## job 5602
## cache
module cache(
    clk,
    proc_reset,
    proc_read,
    proc_write,
    proc_addr,
    proc_wdata,
    proc_stall,
    proc_rdata,
    mem_read,
    mem_write,
    mem_addr,
    mem_rdata,
    mem_wdata,
    mem_ready
);
For scale: roughly 390 I/O pins.
Settings: LEC_CHECK=0, CAP_MARGIN=20, CORE_MARGIN=2, CORE_UTILIZATION=72, HOLD_SLACK_MARGIN=-0.08, MAX_ROUTING_LAYER=met4, PLACE_DENSITY=0.6, SLEW_MARGIN=20; clock period 5.2 ns.
run.sh (not shown) runs the stock make flow with config.mk's settings and CLKGATE_MAP_FILE=.
In job 5602 the implementation completed, yet the final layout does not meet the checks, the culprit being setup timing.
Changes in job 5338 relative to job 5602:
- CORE_MARGIN changed from 2 to 6
- CORE_UTILIZATION changed from 72 to 45
- GPL_ROUTABILITY_DRIVEN newly set to 0
- CAP_MARGIN changed from 20 to 30
- SLEW_MARGIN changed from 20 to 40
- CTS_CLUSTER_DIAMETER newly set to 93
- TNS_END_PERCENT newly set to 20
- HOLD_SLACK_MARGIN removed (was -0.08)
- the clock period (ns, I/O delays scaled along) changed from 5.2 to 6.39
### Flow results
Job 5338 reports a higher well tap count than job 5602 does.
Job 5338 has area of all placed cells without fillers below what job 5602 had.
Summary of job 5338 over job 5602: worst setup slack rose 0.12 ns; fraction of area in registers rose 0.17 points; power density relative to cell area went down 110 mW/mm2; area of the multi-input gates climbed about 0.32%.
Compared with job 5602, job 5338 shows a lower buffering overhead.
Sort job 5338 and job 5602 by post-route clock period utilization, ascending, and job 5338 comes first.
Power dissipated in combinational cells for job 5338 is lower than for job 5602.
Job 5338 reached the end of the flow, and the finished layout is clean on the timing, design-rule and antenna checks.
## Diff of input files: job 5867 against job 5338
- swapping met4 for met5 in MAX_ROUTING_LAYER
- putting GPL_TIMING_DRIVEN at 0 where nothing was set
- putting CORE_ASPECT_RATIO at 1.17 where nothing was set
- swapping 93 for 178 in CTS_CLUSTER_DIAMETER
- swapping 0 for 1 in GPL_ROUTABILITY_DRIVEN
- putting CELL_PAD_IN_SITES_DETAIL_PLACEMENT at 1 where nothing was set
- swapping 30 for 25 in CAP_MARGIN
- swapping 6.39 for 9.75 in the clock period (ns, I/O delays scaled along)
--- outcome ---
- Between job 5338 and job 5867, the flow reports routed wire length per instance increasing by more than a quarter.
- Setup slack: job 5338 and job 5867 compared, higher one is job 5338
- The non-clock buffer count in the final layout number comes out lower for job 5338 vs job 5867.
- Compared with job 5338, job 5867 shows a higher area growth from synthesis to layout.
- Between job 5867 and job 5338, it is job 5867 whose final total negative setup slack is lower, by 4.18 ns.
- For the multi-input combinational area share, job 5867 came in 1.2 points lower than job 5338 did.
- Comparing job 5338 and job 5867, detailed-router iteration count before antenna repair is lower on job 5338.
- When job 5867 is measured against job 5338, its highest ir drop seen on vdd turns out 0.091 mV lower.
- Final wirelength grows by more than half when moving from job 5338 to job 5867.
- Nothing crashed in job 5867 and all stages finished; the problem is that the final layout failed, the offending checks being setup timing.
- The final reports for job 5867 and job 5338 show switching share of total power higher in the former.

---

== cedar ==
Starting RTL as in the previous note.
Settings: LEC_CHECK=0, CAP_MARGIN=30, CORE_MARGIN=2, CORE_UTILIZATION=68, CTS_CLUSTER_SIZE=37, HOLD_SLACK_MARGIN=0.3, MAX_ROUTING_LAYER=met4, SETUP_SLACK_MARGIN=0.62, SLEW_MARGIN=20; clock period 4.18 ns.
The flow ended early for cedar: it failed with a tool error in global routing.
### cedar -> quartz
# cedar
export LEC_CHECK = 0
export CAP_MARGIN = 30
export CORE_MARGIN = 2
export CORE_UTILIZATION = 68
export CTS_CLUSTER_SIZE = 37
export HOLD_SLACK_MARGIN = 0.3
export MAX_ROUTING_LAYER = met4
export SETUP_SLACK_MARGIN = 0.62
export SLEW_MARGIN = 20
create_clock -name core_clock -period 4.18 [get_ports {clk}]
# quartz
export LEC_CHECK = 0
export CAP_MARGIN = 20
export CORE_MARGIN = 2
export CORE_UTILIZATION = 66
export MAX_ROUTING_LAYER = met4
export PLACE_DENSITY = 0.6
export SLEW_MARGIN = 20
create_clock -name core_clock -period 6.29 [get_ports {clk}]
### Flow results
quartz finished all stages; the layout is clean. Cell count in the Yosys report came out exactly the same in quartz and cedar. Between quartz and cedar, the cell area after technology mapping figures differ only marginally. Diff cedar -> quartz: placed cell area lower; async set-or-reset flop fraction in the synthesized netlist now sits at about the same level; share of the core filled by cells before placement lost 2.3 points; TritonCTS buffer count went down; post-DP HPWL -about 11%. Delta (quartz minus cedar): placement-stage worst setup slack +0.95 ns; horizontal extent of the die +about 1.5%. Between quartz and cedar, it is quartz whose die size is higher, by about 3%. Of quartz and cedar, the run reporting the higher vertical die size was quartz.
For raven, these inputs were changed with respect to quartz:
# quartz
export LEC_CHECK = 0
export CAP_MARGIN = 20
export CORE_MARGIN = 2
export CORE_UTILIZATION = 66
export MAX_ROUTING_LAYER = met4
export PLACE_DENSITY = 0.6
export SLEW_MARGIN = 20
create_clock -name core_clock -period 6.29 [get_ports {clk}]
# raven
export LEC_CHECK = 0
export CAP_MARGIN = 20
export CORE_MARGIN = 2
export CORE_UTILIZATION = 45
export PLACE_DENSITY = 0.6
export SLEW_MARGIN = 20
create_clock -name core_clock -period 8.0 [get_ports {clk}]
Between quartz and raven, cell depth of the worst setup path is higher for quartz, raven comes in under that. raven against quartz: global-route wire length before repair moved up; detailed-routing iteration count for the pre-antenna-repair pass now sits lower; via count of the first global-routing pass moved down; hold slack neither gained nor lost much. Comparing quartz and raven, share of power burned in combinational logic is lower on raven. Relative to quartz, worst setup slack has gone up in raven. raven ended with less final critical-path share of the clock period than quartz. Measured against each other, quartz and raven differ in total detailed-routing wirelength, the higher figure coming from raven. [raven] clock-buffer cell count rose about 15% relative to quartz. Average routed wire per standard cell of raven exceeds that of quartz slightly.
> inputs changed (raven -> yarrow)
# raven
export LEC_CHECK = 0
export CAP_MARGIN = 20
export CORE_MARGIN = 2
export CORE_UTILIZATION = 45
export PLACE_DENSITY = 0.6
export SLEW_MARGIN = 20
create_clock -name core_clock -period 8.0 [get_ports {clk}]
# yarrow
export LEC_CHECK = 0
export CAP_MARGIN = 30
export CELL_PAD_IN_SITES_DETAIL_PLACEMENT = 1
export CORE_ASPECT_RATIO = 1.17
export CORE_MARGIN = 6
export CORE_UTILIZATION = 45
export CTS_CLUSTER_DIAMETER = 93
export GPL_ROUTABILITY_DRIVEN = 1
export GPL_TIMING_DRIVEN = 0
export MAX_ROUTING_LAYER = met5
export PLACE_DENSITY = 0.6
export SLEW_MARGIN = 40
export TNS_END_PERCENT = 20
create_clock -name core_clock -period 9.75 [get_ports {clk}]
[summary]
yarrow vs. raven: utilization went up by 2.8 points. In the metrics for yarrow and raven, the one carrying the lower power is yarrow. Standard-cell row count (yarrow vs. raven) increases by a little under 10%. Looking at register share of the cell area, yarrow sits 2.1 points below raven. Going from raven to yarrow, clock skew now larger, final cell count now larger. yarrow — count of final setup violators 25 higher, raven as reference. Comparing raven with yarrow, the number of tapcells came out essentially unchanged. Compared with raven, yarrow ends up with more cell area. To summarise yarrow: no stage aborted, but the layout did not pass its checks, failing on negative setup slack. Re final worst-path cycle share: yarrow is 11 points up on raven.
#### Input delta (zinc over yarrow)
# yarrow
export LEC_CHECK = 0
export CAP_MARGIN = 30
export CELL_PAD_IN_SITES_DETAIL_PLACEMENT = 1
export CORE_ASPECT_RATIO = 1.17
export CORE_MARGIN = 6
export CORE_UTILIZATION = 45
export CTS_CLUSTER_DIAMETER = 93
export GPL_ROUTABILITY_DRIVEN = 1
export GPL_TIMING_DRIVEN = 0
export MAX_ROUTING_LAYER = met5
export PLACE_DENSITY = 0.6
export SLEW_MARGIN = 40
export TNS_END_PERCENT = 20
create_clock -name core_clock -period 9.75 [get_ports {clk}]
# zinc
export LEC_CHECK = 0
export CAP_MARGIN = 30
export CORE_MARGIN = 2
export CORE_UTILIZATION = 68
export CTS_CLUSTER_SIZE = 37
export HOLD_SLACK_MARGIN = 0.3
export MAX_ROUTING_LAYER = met4
export SLEW_MARGIN = 20
create_clock -name core_clock -period 4.18 [get_ports {clk}]
[summary]
From the logs: zinc reached the end of the flow and failed the layout checks with negative setup slack.
In zinc relative to yarrow, number of nets in the final layout had gone up by a few percent.
Compared zinc vs yarrow, and global-route total usage across every layer is up in zinc.
Re initial antenna violation count: zinc and yarrow aren't equal, and the lower value belongs to zinc.
Taking yarrow as the reference point, the largest driver fanout on the critical path of zinc rises by 3.
As of zinc, final cell area excluding filler cells had risen by a few percent compared to yarrow.
Taking yarrow as the reference, in zinc count of clock-buffer cells in the layout lost 9, count of non-filler cells in the finished layout lost 294, global placement routability congestion lost 4.9%, die area lost about 36%.
The following lists how willow was set up differently from zinc:
# zinc
export LEC_CHECK = 0
export CAP_MARGIN = 30
export CORE_MARGIN = 2
export CORE_UTILIZATION = 68
export CTS_CLUSTER_SIZE = 37
export HOLD_SLACK_MARGIN = 0.3
export MAX_ROUTING_LAYER = met4
export SLEW_MARGIN = 20
create_clock -name core_clock -period 4.18 [get_ports {clk}]
# willow
export LEC_CHECK = 0
export ABC_AREA = 0
export CAP_MARGIN = 20
export CELL_PAD_IN_SITES_DETAIL_PLACEMENT = 2
export CORE_ASPECT_RATIO = 1.65
export CORE_MARGIN = 2
export CORE_UTILIZATION = 34
export CTS_CLUSTER_DIAMETER = 354
export CTS_CLUSTER_SIZE = 67
export GPL_TIMING_DRIVEN = 1
export SETUP_SLACK_MARGIN = 1.65
export SLEW_MARGIN = 15
export TNS_END_PERCENT = 15
create_clock -name core_clock -period 5.79 [get_ports {clk}]
==> comparison <==
global routing: willow exited with error. zinc has lower chip area than willow. Looking at placed instance area, willow sits below zinc. Diff zinc..willow | floorplan net count | unchanged. Going from zinc to willow, the total number of H-tree levels was found to have gone down by 3.
Power and IR drop assume default switching activity.
